==> v28: inputs <==
==> flow/design.v <==
module conv_neuron
  #
  (
   parameter FEATURE_WIDTH    = 8,
   parameter WEIGHT_WIDTH     = 8,
   parameter WEIGHT_MEM_ORDER = 5,
   parameter OUTPUT_WIDTH     = 8,
   parameter OUTPUT_SHIFT     = 0,
   parameter BIAS_SHIFT       = 0,
   parameter ReLU             = "TRUE"
   )   
  (
   input logic                     clk,
   input logic [FEATURE_WIDTH-1:0] feature_stream,
   input logic                     feature_first,
   input logic                     feature_last,
   input logic [WEIGHT_WIDTH-1:0]  weight_stream,
   input logic                     weight_first,
   input logic                     weight_last,
   output logic [OUTPUT_WIDTH-1:0] output_stream,
   output logic                    output_valid
   );
   localparam WEIGHT_MEM_SIZE = 2**WEIGHT_MEM_ORDER;
   localparam ACC_SIZE        = FEATURE_WIDTH + WEIGHT_WIDTH + WEIGHT_MEM_ORDER;
   localparam P_SIZE          = FEATURE_WIDTH + WEIGHT_WIDTH + 1;
   logic [WEIGHT_MEM_SIZE-1:0][WEIGHT_WIDTH-1:0] wmem;
   logic [WEIGHT_MEM_ORDER-1:0] 		 wmem_waddr;
   logic [WEIGHT_MEM_ORDER-1:0] 		 wmem_raddr;
   logic [WEIGHT_WIDTH-1:0] 			 bias;
   logic 					 wmem_writing;
   logic signed [P_SIZE-1:0] 			 p;
   logic [3:0][FEATURE_WIDTH-1:0] 		 feature_stream_reg;
   logic [2:0][WEIGHT_WIDTH-1:0] 		 weight_reg;
   logic signed [ACC_SIZE-1:0] 			 acc;
   logic [4:0] 					 feature_first_reg;
   logic [6:0] 					 feature_last_reg;
   logic signed [ACC_SIZE-1:0] 			 acc_slv;
   always @(posedge clk) begin
      if (weight_first) begin
         wmem_writing <= '1;
         wmem_waddr   <= '0;
         bias         <= weight_stream;
      end else if (wmem_writing) begin
         if (weight_last) wmem_writing <= '0;
         wmem[wmem_waddr] <= weight_stream;
         wmem_waddr       <= wmem_waddr + 1'b1;
      end
      for (int i = 0; i < 3; i++) begin
	 if (i == 0) weight_reg[i] <= wmem[wmem_raddr];
	 else        weight_reg[i] <= weight_reg[i-1];
      end
      if (feature_first) 
        wmem_raddr <= '0;
      else
        wmem_raddr <= wmem_raddr + 1'b1;  
      for (int i = 0; i < 4; i++) begin
	 if (i == 0) feature_stream_reg[i] <= feature_stream;
	 else        feature_stream_reg[i] <= feature_stream_reg[i-1];
      end
      for (int i = 0; i < 5; i++) begin
	 if (i == 0) feature_first_reg[i] <= feature_first;
	 else        feature_first_reg[i] <= feature_first_reg[i-1];
      end
      for (int i = 0; i < 7; i++) begin
	 if (i == 0) feature_last_reg[i] <= feature_last;
	 else        feature_last_reg[i] <= feature_last_reg[i-1];
      end
      p <= $signed(weight_reg[2]) * $signed({1'b0, feature_stream_reg[3]});  
      if (feature_first_reg[4])      
        acc <= ($signed(bias) << BIAS_SHIFT) + $signed(p);
      else        
        acc <= acc + p;
      acc_slv <= acc;
      if (feature_last_reg[6]) begin
         if (ReLU == "TRUE") begin
            if (acc_slv[ACC_SIZE-1]) begin
               output_stream <= '0;
            end else begin
               if (ACC_SIZE == OUTPUT_WIDTH+OUTPUT_SHIFT) begin
		  output_stream <= acc_slv[ACC_SIZE-1:OUTPUT_SHIFT];
               end else begin
		  if (|acc_slv[ACC_SIZE-1:OUTPUT_WIDTH+OUTPUT_SHIFT-1]) begin
                     output_stream[OUTPUT_WIDTH-1] <= '0;
                     output_stream[OUTPUT_WIDTH-2:0] <= '1;
                  end else begin
                     output_stream <= acc_slv[OUTPUT_WIDTH+OUTPUT_SHIFT-1:OUTPUT_SHIFT];
		  end
               end
            end 
	 end else begin
            output_stream <= acc_slv[OUTPUT_WIDTH+OUTPUT_SHIFT-1:OUTPUT_SHIFT];
	 end  
         output_valid <= '1;
      end else begin
         output_valid <= '0;
      end  
   end  
endmodule  
module conv_neuron_layer_ffanout
  #
  (
   parameter LAYER_SIZE       = 10,
   parameter LAYER_SIZE_ORDER = 4,
   parameter FEATURE_WIDTH    = 8,
   parameter WEIGHT_WIDTH     = 8,
   parameter WEIGHT_MEM_ORDER = 5,
   parameter OUTPUT_WIDTH     = 8,
   parameter OUTPUT_SHIFT     = 0,
   parameter BIAS_SHIFT       = 0,
   parameter ReLU             = "TRUE"
   )
  (
   input logic                         clk,
   input logic [FEATURE_WIDTH-1:0]     feature_stream,
   input logic                         feature_first,
   input logic                         feature_last,
   input logic [WEIGHT_WIDTH-1:0]      weight_stream,
   input logic [LAYER_SIZE_ORDER-1:0]  weight_id,
   input logic                         weight_first,
   input logic                         weight_last,
   output logic [OUTPUT_WIDTH-1:0]     output_stream,
   output logic [LAYER_SIZE_ORDER-1:0] output_id,
   output logic                        output_valid
   );
  logic [0:LAYER_SIZE][FEATURE_WIDTH-1:0]    feature_fanout_sr;
  logic [0:LAYER_SIZE][WEIGHT_WIDTH-1:0]     weight_fanout_sr;
  logic [0:LAYER_SIZE][LAYER_SIZE_ORDER-1:0] weight_id_fanout_sr;
  logic [0:LAYER_SIZE][LAYER_SIZE_ORDER-1:0] output_id_fanin_sr;
  logic [0:LAYER_SIZE][OUTPUT_WIDTH-1:0]     output_fanin_sr;
  logic [0:LAYER_SIZE][OUTPUT_WIDTH-1:0]     output_sig;
  logic [LAYER_SIZE:0]                       feature_first_sr;
  logic [LAYER_SIZE:0]                       feature_last_sr;
  logic [LAYER_SIZE:0]                       weight_first_sr;
  logic [LAYER_SIZE:0]                       weight_last_sr;
  logic [LAYER_SIZE:0]                       output_valid_sr;
  logic [LAYER_SIZE:0]                       weight_first_valid;
  logic [LAYER_SIZE:0]                       weight_last_valid;
  logic [LAYER_SIZE:0]                       output_valid_sig;
  always_ff @(posedge clk) begin
    feature_fanout_sr[0]   <= feature_stream;
    feature_first_sr[0]    <= feature_first;
    feature_last_sr[0]     <= feature_last;
    weight_fanout_sr[0]    <= weight_stream;
    weight_id_fanout_sr[0] <= weight_id;
    weight_first_sr[0]     <= weight_first;
    weight_last_sr[0]      <= weight_last;
    output_valid_sr[LAYER_SIZE]    <= '0;
    output_fanin_sr[LAYER_SIZE]    <= '0;
    output_id_fanin_sr[LAYER_SIZE] <= '0;
    for (int i=1; i <= LAYER_SIZE; i++) begin
      feature_fanout_sr[i]   <= feature_fanout_sr[0];
      feature_first_sr[i]    <= feature_first_sr[0];
      feature_last_sr[i]     <= feature_last_sr[0];
      weight_fanout_sr[i]    <= weight_fanout_sr[i-1];
      weight_first_sr[i]     <= weight_first_sr[i-1];
      weight_last_sr[i]      <= weight_last_sr[i-1];
      weight_id_fanout_sr[i] <= weight_id_fanout_sr[i-1];
      if (weight_id_fanout_sr[i-1] == i) begin
        weight_first_valid[i] <= weight_first_sr[i-1];
        weight_last_valid[i]  <= weight_last_sr[i-1];
      end else begin
        weight_first_valid[i] <= '0;
        weight_last_valid[i]  <= '0;
      end
      if (output_valid_sig[i]) begin
        output_valid_sr[i-1]    <= '1;
        output_fanin_sr[i-1]    <= output_sig[i];
        output_id_fanin_sr[i-1] <= i;
      end else begin
        output_valid_sr[i-1]    <= output_valid_sr[i];
        output_fanin_sr[i-1]    <= output_fanin_sr[i];
        output_id_fanin_sr[i-1] <= output_id_fanin_sr[i];
      end
    end  
  end  
  assign output_valid  = output_valid_sr[0];
  assign output_id     = output_id_fanin_sr[0];
  assign output_stream = output_fanin_sr[0];
  generate
    for (genvar i_g = 1; i_g <= LAYER_SIZE; i_g++) begin : g_NEURONS
      conv_neuron
        #
        (
         .FEATURE_WIDTH    (FEATURE_WIDTH),
         .WEIGHT_WIDTH     (WEIGHT_WIDTH),
         .WEIGHT_MEM_ORDER (WEIGHT_MEM_ORDER),
         .OUTPUT_WIDTH     (OUTPUT_WIDTH),
         .OUTPUT_SHIFT     (OUTPUT_SHIFT),
         .BIAS_SHIFT       (BIAS_SHIFT),
         .ReLU             (ReLU)
         )
      u_conv_neuron
        (
         .clk              (clk),
         .feature_stream   (feature_fanout_sr[i_g]),
         .feature_first    (feature_first_sr[i_g]),
         .feature_last     (feature_last_sr[i_g]),
         .weight_stream    (weight_fanout_sr[i_g]),
         .weight_first     (weight_first_valid[i_g]),
         .weight_last      (weight_last_valid[i_g]),
         .output_stream    (output_sig[i_g]),
         .output_valid     (output_valid_sig[i_g])
         );
    end  
  endgenerate
endmodule  
==> flow/run.sh <==
#!/bin/bash
# the make line also repeats each setting of config.mk as NAME=value (left out here)
make -C /OpenROAD-flow-scripts/flow DESIGN_CONFIG=/design/flow/config.mk WORK_HOME=/design/flow/orfs CLKGATE_MAP_FILE= finish
==> flow/config.mk <==
export PLATFORM = sky130hd
export DESIGN_NAME = conv_neuron_layer_ffanout
export DESIGN_NICKNAME = conv_neuron_layer_ffanout
export VERILOG_FILES = /design/flow/design.v
export SDC_FILE = /design/flow/constraint.sdc
export NUM_CORES = 4
export LEC_CHECK = 0
export ABC_AREA = 1
export CAP_MARGIN = 0
export CELL_PAD_IN_SITES_DETAIL_PLACEMENT = 1
export CELL_PAD_IN_SITES_GLOBAL_PLACEMENT = 3
export CORE_ASPECT_RATIO = 0.7
export CORE_MARGIN = 7
export CORE_UTILIZATION = 40
export CTS_CLUSTER_DIAMETER = 232
export CTS_CLUSTER_SIZE = 19
export GPL_ROUTABILITY_DRIVEN = 0
export MAX_ROUTING_LAYER = met4
export SLEW_MARGIN = 20
==> flow/constraint.sdc <==
create_clock -name core_clock -period 4.6 [get_ports {clk}]
set_input_delay 0.9200 -clock core_clock [delete_from_list [all_inputs] [get_ports {clk}]]
set_output_delay 0.9200 -clock core_clock [all_outputs]
set_load 0.01 [all_outputs]
==> inputs of v33, as changes to v28 <==
==> flow/config.mk (replaced) <==
export PLATFORM = sky130hd
export DESIGN_NAME = conv_neuron_layer_ffanout
export DESIGN_NICKNAME = conv_neuron_layer_ffanout
export VERILOG_FILES = /design/flow/design.v
export SDC_FILE = /design/flow/constraint.sdc
export NUM_CORES = 4
export LEC_CHECK = 0
export CAP_MARGIN = 20
export CORE_MARGIN = 2
export CORE_UTILIZATION = 72
export CTS_CLUSTER_DIAMETER = 396
export CTS_CLUSTER_SIZE = 19
export GPL_TIMING_DRIVEN = 1
export MAX_ROUTING_LAYER = met5
export PLACE_DENSITY_LB_ADDON = 0.26
export SETUP_SLACK_MARGIN = 0.76
export SLEW_MARGIN = 35
==> flow/constraint.sdc (replaced) <==
create_clock -name core_clock -period 3.07 [get_ports {clk}]
set_input_delay 0.6140 -clock core_clock [delete_from_list [all_inputs] [get_ports {clk}]]
set_output_delay 0.6140 -clock core_clock [all_outputs]
set_load 0.01 [all_outputs]
==> summary of the runs <==
v33 finished but failed the layout checks on setup timing. v28 completed without violations. Sequential cell count is the same in v33 and v28. In v33 the worst hold slack is lower than in v28, by 0.22 ns. Against v33, the area after synthesis of v28 is larger by 6.3%. Of v33 and v28, v28 has the higher synthesized cell count (gap about 45%, measured against v28). In v33 the clock power is higher than in v28, by 40%. Between v28 and v33, the lower maximum frequency is in v33 (gap 9.5%, measured against v33).
Power figures rest on the tool's default switching activity, not on a simulated workload.
